== amber ==
==> flow/design.v (excerpt) <==
module top(clk, rst, start,i, socin1
  ,socin2
  ,socin3
  ,socin4,
  socout1
  ,socout2
  ,socout3
  ,socout4
  ,outReady);
  input i;
  input start;
  input clk;
  input rst;
  input socin1;
  input socin2;
  input socin3;
  input socin4;
  output socout1;
  output socout2;
  output socout3;
  output socout4;
  output outReady;
wire loadOut1
  ,loadOut2
  ,loadOut3
  ,loadOut4
  ,shft
  ,clrCount1
  ,loadDivide1
  ,loadDivide2
  ,loadMultiply
  ,divideDone1
  ,divideDone2
  ,multiplyDone
  ,ngtv
  ,loaded
  ,outDone;
  wire [1:0] sel2;
  CONTROLPATH z0 (
   loadOut1
  ,loadOut2
  ,loadOut3
  ,loadOut4
  ,shft
  ,clrCount1
  ,sel2
  ,loadDivide1
  ,loadDivide2
  ,loadMultiply
  ,divideDone1
  ,divideDone2
  ,multiplyDone
  ,ngtv
  ,loaded
  ,start
  ,clk
  ,rst
  ,outDone
);
 DATAPATH z1 (
   i
  ,clk
  ,rst
  ,socin1
  ,socin2
  ,socin3
  ,socin4
  ,shft
  ,loadOut1
  ,loadOut2
  ,loadOut3
  ,loadOut4
  ,clrCount1
  ,sel2
  ,loadDivide1
  ,loadDivide2
  ,loadMultiply
  ,socout1
  ,socout2
  ,socout3
  ,socout4
  ,divideDone1
  ,divideDone2
  ,multiplyDone
  ,outDone
  ,outReady
  ,loaded
  ,ngtv
);
endmodule
Size in the first run: roughly 390 flip-flops, about 20000 sq um of cells after synthesis.
export LEC_CHECK = 0
export CAP_MARGIN = 20
export CORE_MARGIN = 2
export CORE_UTILIZATION = 40
export PLACE_DENSITY = 0.6
export SLEW_MARGIN = 20
create_clock -name core_clock -period 4.81 [get_ports {clk}]
run.sh (not shown) runs the stock make flow with config.mk's settings and CLKGATE_MAP_FILE=.
Input changes introduced in xenon (baseline for comparison: amber):
# amber
export LEC_CHECK = 0
export CAP_MARGIN = 20
export CORE_MARGIN = 2
export CORE_UTILIZATION = 40
export PLACE_DENSITY = 0.6
export SLEW_MARGIN = 20
create_clock -name core_clock -period 4.81 [get_ports {clk}]
# xenon
export LEC_CHECK = 0
export ABC_AREA = 1
export CAP_MARGIN = 20
export CORE_MARGIN = 2
export CORE_UTILIZATION = 72
export PLACE_DENSITY_LB_ADDON = 0.2
export SLEW_MARGIN = 20
create_clock -name core_clock -period 3.33 [get_ports {clk}]
[summary]
Changes observed in xenon relative to amber: total cell area reported by yosys after synthesis higher, global-route usage over all layers rose 20 points, instance tally after logic synthesis rose 29%.
xenon vs amber — worst relative slew slack rose 4.1 points.
xenon: complete, dirty (setup timing)
xenon has number of vias after detailed routing above what amber had.
The final reports for xenon and amber show number of signal-net buffers in the layout higher in the former.
Final cell area: xenon above amber
Met3 routed wirelength (xenon vs. amber) increases by more than 100%
Modified inputs, sierra compared to xenon
# xenon
export LEC_CHECK = 0
export ABC_AREA = 1
export CAP_MARGIN = 20
export CORE_MARGIN = 2
export CORE_UTILIZATION = 72
export PLACE_DENSITY_LB_ADDON = 0.2
export SLEW_MARGIN = 20
create_clock -name core_clock -period 3.33 [get_ports {clk}]
# sierra
export LEC_CHECK = 0
export CAP_MARGIN = 20
export CORE_MARGIN = 2
export CORE_UTILIZATION = 65
export PLACE_DENSITY = 0.6
export SLEW_MARGIN = 20
create_clock -name core_clock -period 2.67 [get_ports {clk}]
Findings:
Across xenon and sierra, no clean finish was achieved. sierra ended up with a higher fraction of the mapped netlist area in adder cells than xenon did. On flip-flop count, xenon and sierra are neck and neck. sierra vs xenon, met3 layer wire length in the routed design went down by 2100 um. The layout overhead on the synthesized area of sierra exceeds that of xenon by 3.2 points. Summary of sierra over xenon: worst setup slack shows a reduction of 1.08 ns; met3 global-route usage shows a reduction of 1.5 points; post-placement worst setup slack shows a reduction of 1.15 ns. | cell count | higher: xenon |. Note that the chip area recorded for xenon amounts to 0.937 times the value seen in sierra.
Inputs modified between sierra and yarrow:
# sierra
export LEC_CHECK = 0
export CAP_MARGIN = 20
export CORE_MARGIN = 2
export CORE_UTILIZATION = 65
export PLACE_DENSITY = 0.6
export SLEW_MARGIN = 20
create_clock -name core_clock -period 2.67 [get_ports {clk}]
# yarrow
export LEC_CHECK = 0
export ABC_AREA = 1
export CAP_MARGIN = 20
export CORE_MARGIN = 2
export CORE_UTILIZATION = 72
export CTS_CLUSTER_DIAMETER = 342
export CTS_CLUSTER_SIZE = 13
export HOLD_SLACK_MARGIN = 0.3
export PLACE_DENSITY_LB_ADDON = 0.2
export SETUP_SLACK_MARGIN = 0.24
export SLEW_MARGIN = 20
create_clock -name core_clock -period 2.67 [get_ports {clk}]
Although yarrow finished all stages, its layout failed final checks on setup timing.
Measured against yarrow, the count of non-CTS buffers in the layout of sierra comes out at 0.881 times the reference value.
Comparing sierra and yarrow, width of the die is lower on yarrow.
Cell at the slowest stage of the critical path = sky130_fd_sc_hd__fa_1: yarrow; cell at the slowest stage of the critical path = sky130_fd_sc_hd__a2111oi_0: sierra
Diff sierra and yarrow: proportion of cell area occupied by registers higher in sierra
Looking only at part of the power in combinational logic, and setting everything else aside, the higher value of sierra and yarrow goes to yarrow.
Clock-buffer cell count (lower): sierra
Lower tightest hold margin among sierra and yarrow: yarrow
Re sequential cell count: no difference whatsoever between sierra and yarrow.
Multi-input logic cell count (lower): sierra
Changes in indigo relative to yarrow:
# yarrow
export LEC_CHECK = 0
export ABC_AREA = 1
export CAP_MARGIN = 20
export CORE_MARGIN = 2
export CORE_UTILIZATION = 72
export CTS_CLUSTER_DIAMETER = 342
export CTS_CLUSTER_SIZE = 13
export HOLD_SLACK_MARGIN = 0.3
export PLACE_DENSITY_LB_ADDON = 0.2
export SETUP_SLACK_MARGIN = 0.24
export SLEW_MARGIN = 20
create_clock -name core_clock -period 2.67 [get_ports {clk}]
# indigo
export LEC_CHECK = 0
export CAP_MARGIN = 20
export CORE_MARGIN = 2
export CORE_UTILIZATION = 72
export PLACE_DENSITY = 0.4
export SLEW_MARGIN = 20
create_clock -name core_clock -period 2.67 [get_ports {clk}]
## What came out
indigo: flow complete, layout not clean; failing: setup timing
Compared with yarrow, indigo shows via count of the routed design that has gone down by more than 10%.
Taking yarrow as the reference, in indigo design area saw a decrease; worst hold slack picked up an extra 0.0043 ns.
Diff yarrow -> indigo: power after layout rose by 2.5%, final critical-path share of the clock period rose by 13 points.
Power is estimated from default activity; no workload was simulated.
